Setup of job 6984:
==> flow/design.v (excerpt) <==
module alu_top (
    input             clk,
    input      [31:0] A,
    input      [31:0] B,
    input      [3:0]  ALU_Sel,
    output reg [31:0] ALU_Out,
    output reg        Carryout,
    output reg        Overflow
);
reg [31:0] a_q, b_q;
reg [3:0]  sel_q;
wire [31:0] out_d;
wire        carry_d, ovf_d;
ALU u_alu (
    .A(a_q), .B(b_q), .ALU_Sel(sel_q),
    .ALU_Out(out_d), .Carryout(carry_d), .Overflow(ovf_d)
);
always @(posedge clk) begin
    a_q      <= A;
    b_q      <= B;
    sel_q    <= ALU_Sel;
    ALU_Out  <= out_d;
    Carryout <= carry_d;
    Overflow <= ovf_d;
end
endmodule
For scale: about 5700 cells after synthesis, ~100 flip-flops, about 100 I/O pins, roughly 41000 um2 of cells after synthesis.
clock: 3.36 ns
lec_check: 0
abc_area: 1
cap_margin: 0
core_aspect_ratio: 1.03
core_margin: 2
core_utilization: 72
cts_cluster_diameter: 357
cts_cluster_size: 50
gpl_routability_driven: 1
hold_slack_margin: 0.29
min_routing_layer: met1
place_density: 0.6
setup_slack_margin: 0.96
slew_margin: 20
tns_end_percent: 15
run.sh (not shown) runs the stock make flow with config.mk's settings and CLKGATE_MAP_FILE=.
Job 6984 did not finish; the tool stopped in global routing (5_1_grt) with error GRT-0116.
The following lists how job 6453 was set up differently from job 6984:
Settings: changing CAP_MARGIN from 0 to 15; changing TNS_END_PERCENT from 15 to 75; removing CTS_CLUSTER_DIAMETER (formerly 357); removing CTS_CLUSTER_SIZE (formerly 50); removing ABC_AREA (formerly 1); changing PLACE_DENSITY from 0.6 to 0.64; changing HOLD_SLACK_MARGIN from 0.29 to -0.04; removing SETUP_SLACK_MARGIN (formerly 0.96); changing the clock period (ns, I/O delays scaled along) from 3.36 to 6.67.
==> comparison <==
- Cell count after synthesis: higher on job 6984
- The layout from job 6453, despite a flow that completed every stage, fails the layout checks, with the failing checks listed as setup timing.
- Summary — number of instances in the placed design, job 6453 relative to job 6984: lower, by 1617.
- Diff job 6984 -> job 6453: routability congestion estimate shows a reduction of 0.040; area reported by Yosys stat went down by about 7%.
- Higher simple-gate share of the synthesized area among job 6453 and job 6984: job 6984
For job 1427, these inputs were changed with respect to job 6453:
Settings: CTS_CLUSTER_SIZE: unset -> 50; MIN_ROUTING_LAYER: met1 -> unset; HOLD_SLACK_MARGIN: -0.04 -> unset; SETUP_SLACK_MARGIN: unset -> 1.99; TNS_END_PERCENT: 75 -> unset; CORE_ASPECT_RATIO: 1.03 -> unset; GPL_ROUTABILITY_DRIVEN: 1 -> unset; CAP_MARGIN: 15 -> 20; the clock period (ns, I/O delays scaled along): 6.67 -> 6.73.
==> results <==
- Complete run, failing final checks: job 1427, reason setup timing.
- Shortest period the worst path allows for job 1427: 11 ps down relative to job 6453
- Relative to job 6453, the final weighted congestion in routability-driven placement measured on job 1427 has increased slightly.
- Diff job 6453 -> job 1427: count of clock-net buffers in the final layout +1, die height -about 1.4%, final-report hold violation count ~0 delta, initial DRC count -about 6%.
- Utilization: job 6453 vs job 1427, no meaningful difference
- On total detailed-routing wirelength, job 6453 loses to job 1427.
- Compared with job 6453, job 1427 shows worst slack at placement higher by 160 ps.
#### Input delta (job 7329 over job 1427)
Settings: swapping 50 for 53 in CTS_CLUSTER_SIZE; putting HOLD_SLACK_MARGIN at 0.24 where nothing was set; clearing SETUP_SLACK_MARGIN, which used to be 1.99; swapping 20 for 35 in CAP_MARGIN.
==> comparison <==
Job 7329 had finished all stages when the layout checks came back failing, citing setup timing.
[compare] base=job 1427 new=job 7329: instance count after placement with tap cells included ~0 delta, flop count barely changed, met2 capacity usage during global routing went up.
Job 7329 vs job 1427 — area added between synthesis and finish dropped 0.89 points.
Job 7329 vs job 1427: buffer-and-inverter tally for the worst setup path down in job 7329
Relative to job 7329, the following input files were edited for job 9480:
Settings: swapping 35 for 20 in CAP_MARGIN; clearing CTS_CLUSTER_SIZE, which used to be 53; clearing HOLD_SLACK_MARGIN, which used to be 0.24; swapping 0.64 for 0.65 in PLACE_DENSITY; swapping 6.73 for 6.23 in the clock period (ns, I/O delays scaled along).
- The run showing the smaller number of instances on the worst hold path is job 7329.
- HPWL after detailed placement delta for job 9480 relative to job 7329: about 0.4% higher
- Although it ran to completion, job 9480 produced a layout that fails the final checks because of setup timing.
- From the logs: job 7329 reached the end of the flow and failed the layout checks with setup timing.
- Diff job 7329 -> job 9480: routed wire length higher; final worst-path cycle share +11 points; global-route usage increased 0.41 points; core utilization picked up an extra 0.23 points.
- Job 9480 against job 7329: final cell count picked up an extra 28, clock buffer count in the final layout lost 1, top achievable clock speed lost about 1.3%, final area neither gained nor lost much.
Here is what was changed in the inputs of job 8457 compared with job 9480.
Settings: HOLD_SLACK_MARGIN newly set to 0.24; CAP_MARGIN changed from 20 to 5; SETUP_SLACK_MARGIN newly set to -0.62.
Compared with job 9480, via-per-instance ratio in job 8457 increased by a few percent. Lower via count among job 9480 and job 8457: job 9480. Compared with job 9480, job 8457 shows area added between synthesis and finish higher by 1.3 points. Looking at total half-perimeter wirelength after legalization and detailed placement, job 8457 sits below job 9480. Per the comparison of job 8457 with job 9480, total placed instance area now smaller; achievable frequency now smaller. Nothing crashed in job 8457 and all stages finished; the problem is that the final layout failed, the offending checks being setup timing. The flow for job 9480 finished, though final verification flagged setup timing.
